==> flow/design.v <==
module ari_unit #(parameter width =16,parameter MSB=32)  
(      input      [width-1:0] A,
       input      [width-1:0] B,
       input                  clk,
       input                  rest,
       input      [1:0]       alu_fun,
       input                  ari_EN,
       output reg [width-1:0] ari_out,  
       output reg             carry_out,
       output reg             ari_flag
       );
       reg  [width-1:0] ari_out_reg;  
 always @(posedge clk or negedge rest)  
       begin 
         if(!rest)
        ari_out <='b0;
      else
          ari_out <=ari_out_reg;
       end  
 always @(*)
      begin 
        carry_out=1'b0;
        ari_flag=1'b0;
        ari_out_reg='b0;
        if(ari_EN)
          begin
          case(alu_fun)    
          2'b00: begin
                 { carry_out,ari_out_reg}=A+B;
                  ari_flag=1'b1;
                  end 
          2'b01:begin
                {carry_out,ari_out_reg}=A-B;                  
                 ari_flag=1'b1;
                end                               
          2'b10:begin
                ari_out_reg=A*B;
                ari_flag=1'b1;
                end                                 
          2'b11:begin
                if(B=='b0)
                  ari_out_reg={width{1'b1}};  
                else
                  ari_out_reg=A/B;
                ari_flag=1'b1;
               end                   
          default: ari_out_reg='b0; 
          endcase
        end  
        else
            begin
            ari_out_reg='b0;
            end   
      end
  endmodule   
module cmp_unit #(parameter width =16)  
(      input      [width-1:0] A,
       input      [width-1:0] B,
       input                  clk,
       input                  rest,
       input      [1:0]       alu_fun,
       input                  cmp_EN,
       output reg [width-1:0] cmp_out,
       output reg             cmp_flag
       );
       reg [width-1:0]  cmp_out_reg; 
 always @(posedge clk or negedge rest)   
       begin 
         if(!rest)
        cmp_out <='b0;
      else
          cmp_out <=cmp_out_reg;
       end  
 always @(*)
      begin 
        cmp_flag=1'b0;
        cmp_out_reg=1'b0;
        if(cmp_EN)
          begin
              case(alu_fun)    
              2'b00: begin
                        cmp_out_reg='b0;
                        cmp_flag=1'b1;
                     end                                       
              2'b01:begin
                     if(A==B)
                       begin
                        cmp_out_reg='b1;
                        cmp_flag=1'b1;
                       end 
                      else
                        begin
                        cmp_out_reg='b0;
                        end
                    end
              2'b10:begin
                     if(A>B)
                       begin
                        cmp_out_reg='b10;
                        cmp_flag=1'b1;
                       end 
                      else
                        begin
                        cmp_out_reg='b0;
                        end
                    end
              2'b11:begin
                     if(A<B)
                       begin
                        cmp_out_reg='b11;
                        cmp_flag=1'b1;
                       end 
                      else
                        begin
                        cmp_out_reg='b0;
                        end
                    end
              default: cmp_out_reg='b0; 
              endcase
       end        
       else
          begin
          cmp_out_reg='b0;
          end 
      end
  endmodule   
module log_unit #(parameter width =16)  
(      input      [width-1:0] A,
       input      [width-1:0] B,
       input                  clk,
       input                  rest,
       input      [1:0]       alu_fun,
       input                  log_EN,
       output reg [width-1:0] log_out,
       output reg             log_flag
       );
       reg  [width-1:0] log_out_reg; 
 always @(posedge clk or negedge rest)   
       begin 
         if(!rest)
        log_out <=1'b0;
      else
          log_out <=log_out_reg;
       end  
 always @(*)
      begin 
        log_flag=1'b0;
        log_out_reg='b0;
        if(log_EN)
        begin  
             case(alu_fun)    
             2'b00: begin                    
                        log_out_reg=A&B;
                        log_flag=1'b1;
                    end                                     
            2'b01:begin     
                        log_out_reg=A|B;
                        log_flag=1'b1;
                   end     
            2'b10:begin                  
                        log_out_reg=~(A&B);
                        log_flag=1'b1;
                  end                    
           2'b11:begin           
                        log_out_reg=~(A|B);
                        log_flag=1'b1;
                 end                  
           default: log_out_reg='b0; 
          endcase  
        end
        else
            begin
            log_out_reg='b0;
            end
      end      
  endmodule   
module shift_unit #(parameter width =16)  
(      input      [width-1:0] A,
       input      [width-1:0] B,
       input                  clk,
       input                  rest,
       input      [1:0]       alu_fun,
       input                  shift_EN,
       output reg [(width*2)-1:0] shift_out,
       output reg             shift_flag
       );
       reg  [(width*2)-1:0]  shift_out_reg; 
 always @(posedge clk or negedge rest)   
       begin 
         if(!rest)
        shift_out <='b0;
      else
          shift_out <=shift_out_reg;
       end  
 always @(*)
      begin 
        shift_flag=1'b0;
        shift_out_reg='b0;
        if(shift_EN)
          begin
          case(alu_fun)    
              2'b00:begin              
                        shift_out_reg=A>>1;
                        shift_flag=1'b1;
                    end                                   
              2'b01:begin
                        shift_out_reg=A<<1;
                        shift_flag=1'b1;
                    end                 
              2'b10:begin
                        shift_out_reg=B>>1;
                        shift_flag=1'b1;
                    end 
              2'b11:begin   
                        shift_out_reg=B<<1;
                        shift_flag=1'b1;
                    end 
             default: shift_out_reg='b0; 
             endcase  
          end
          else
             begin
             shift_out_reg='b0;
             end
      end       
  endmodule   
module dec_unit   
(     
       input           [1:0]     alu_fun,
       output    reg             ari_EN,
       output    reg             log_EN,
       output    reg             cmp_EN,
       output    reg             shift_EN
       );
 always @(*)  
       begin 
       ari_EN=1'b0;
       log_EN=1'b0;
       cmp_EN=1'b0;
       shift_EN=1'b0;
       casex(alu_fun)
         2'b00:ari_EN=1'b1;
         2'b11:shift_EN=1'b1;
         2'b10:cmp_EN=1'b1;
         2'b01:log_EN=1'b1;
         default: begin
                   ari_EN=1'b0;
                   log_EN=1'b0;
                   cmp_EN=1'b0;
                   shift_EN=1'b0;
                  end
       endcase           
       end         
endmodule 
module ALU_TOP #(parameter wid =16,parameter MB=32)   
  (
   input  wire [wid-1:0] A,
   input  wire [wid-1:0] B,
   input  wire [3:0]     alu_fun,
   input  wire           clk,
   input  wire           rest,
   output wire  [wid-1:0]  ari_out,   
   output wire            carry_out,
   output wire            ari_flag,
   output wire  [wid-1:0] log_out,
   output wire            log_flag,
   output wire  [wid-1:0] cmp_out,
   output wire            cmp_flag,
   output wire  [wid-1:0] shift_out,
   output wire            shift_flag
   ); 
  wire  AR_EN,LO_EN,CM_EN,SH_EN; 
  wire [1:0]  ms,ls;
  assign ms=alu_fun[1:0];
  assign ls=alu_fun[3:2];
  ari_unit U_arithmatic (
  .A(A),
  .B(B),
  .clk(clk),
  .rest(rest),
  .alu_fun(ms),
  .ari_EN(AR_EN),
  .ari_out(ari_out),
  .carry_out(carry_out),
  .ari_flag(ari_flag)
  );
  cmp_unit U_compare (
  .A(A),
  .B(B),
  .clk(clk),
  .rest(rest),
  .alu_fun(ms),
  .cmp_EN(CM_EN),
  .cmp_out(cmp_out),
  .cmp_flag(cmp_flag)
  );
  log_unit U_logic (
  .A(A),
  .B(B),
  .clk(clk),
  .rest(rest),
  .alu_fun(ms),
  .log_EN(LO_EN),
  .log_out(log_out),
  .log_flag(log_flag)
  );
  shift_unit U_shift (
  .A(A),
  .B(B),
  .clk(clk),
  .rest(rest),
  .alu_fun(ms),
  .shift_EN(SH_EN),
  .shift_out(shift_out),
  .shift_flag(shift_flag)
  );
  dec_unit U_decoder (
  .alu_fun(ls),
  .cmp_EN(CM_EN),
  .ari_EN(AR_EN),
  .shift_EN(SH_EN),
  .log_EN(LO_EN)
  );
endmodule 
clock: 35.0 ns
lec_check: 0
cap_margin: 20
core_margin: 2
core_utilization: 40
gpl_routability_driven: 0
place_density_lb_addon: 0.23
setup_slack_margin: 5.0
slew_margin: 15
tns_end_percent: 45
run.sh (not shown) runs the stock make flow with config.mk's settings and CLKGATE_MAP_FILE=.
Then changed:
Settings changed: CORE_ASPECT_RATIO from default to 0.72, CTS_CLUSTER_SIZE from default to 10, SLEW_MARGIN 15 to 40.
After rerunning: Cell area increases by about 2.2%. Power went up by about 3.7%. Critical path depth falls by 4.
Then changed:
Settings changed: CORE_ASPECT_RATIO 0.72 to default, CORE_UTILIZATION 40 to 61, CTS_CLUSTER_SIZE 10 to default, GPL_ROUTABILITY_DRIVEN 0 to default, PLACE_DENSITY_LB_ADDON 0.23 to default, SLEW_MARGIN 40 to 20, TNS_END_PERCENT 45 to 5.
Final cell count came out lower by 9.4%.
Non-clock buffer count fell by 85.
Worst hold slack improves by 0.023 ns.
Via count came out higher by 0.97%.
Worst setup slack improved by 0.087 ns.

========
Setup of old:
RTL: the design.v shown in full above, as it stands there.
clock: 42.2 ns
lec_check: 0
cap_margin: 20
core_margin: 2
core_utilization: 11
slew_margin: 20
old: PASS, flow complete, no timing, DRC or antenna violations
[inputs] new vs old
# old
export LEC_CHECK = 0
export CAP_MARGIN = 20
export CORE_MARGIN = 2
export CORE_UTILIZATION = 11
export SLEW_MARGIN = 20
create_clock -name core_clock -period 42.2 [get_ports {clk}]
# new
export LEC_CHECK = 0
export ABC_AREA = 1
export CAP_MARGIN = 20
export CORE_MARGIN = 2
export CORE_UTILIZATION = 71
export PLACE_DENSITY = 0.39
export SLEW_MARGIN = 20
export TNS_END_PERCENT = 5
create_clock -name core_clock -period 15.2 [get_ports {clk}]
Notes after the runs:
Proportion of synthesized area in mux cells delta for new relative to old: 5.0 points lower
From old to new, count of input and output buffers did not move at all.
new vs. old: die size saw a decrease; count of different cell masters after synthesis saw a decrease; area fraction in compound gates after synthesis saw a decrease; synthesized area saw an increase.
new gives less area of the core region than old did.
old finished every step from synthesis to the final layout, and the layout passed the timing, DRC and antenna checks.
Tool error GRT-0116 stopped new during 5_1_grt; no final results.

========
blue:
RTL: the design.v shown in full above, as it stands there.
Settings: LEC_CHECK=0, ABC_AREA=1, CAP_MARGIN=20, CORE_MARGIN=2, CORE_UTILIZATION=69, CTS_CLUSTER_DIAMETER=231, CTS_CLUSTER_SIZE=100, PLACE_DENSITY=0.43, SLEW_MARGIN=20; clock period 25.7 ns.
blue is listed as incomplete: the tool reported an error in global routing and the run ended there.
Changes in red relative to blue:
Settings: CORE_UTILIZATION now 66, was 69; CTS_CLUSTER_DIAMETER no longer set, was 231; CTS_CLUSTER_SIZE no longer set, was 100; SETUP_SLACK_MARGIN now -2.0, previously not set; ABC_AREA no longer set, was 1; PLACE_DENSITY no longer set, was 0.43; the clock period (ns, I/O delays scaled along) now 29.8, was 25.7.
## What came out
Re share of async-settable or async-resettable flops after synthesis: no difference whatsoever between blue and red. Looking at multiplexer area fraction after synthesis, red sits 5.0 points above blue. Looking at post-synthesis share of cell area spent on full adders, half adders and majority gates, red sits 0.86 points above blue. Across both runs, area share of and-or/or-and cells after synthesis was higher for red than for blue. Every stage of red finished as expected; the final checks, on the other hand, flagged setup timing, which means the layout fails. Summary of red over blue: total die size rose by 1.6%; worst setup slack before clock tree synthesis now sits higher. Across both runs, final weighted congestion in routability-driven placement was lower for red than for blue.
Power figures rest on the tool's default switching activity, not on a simulated workload.
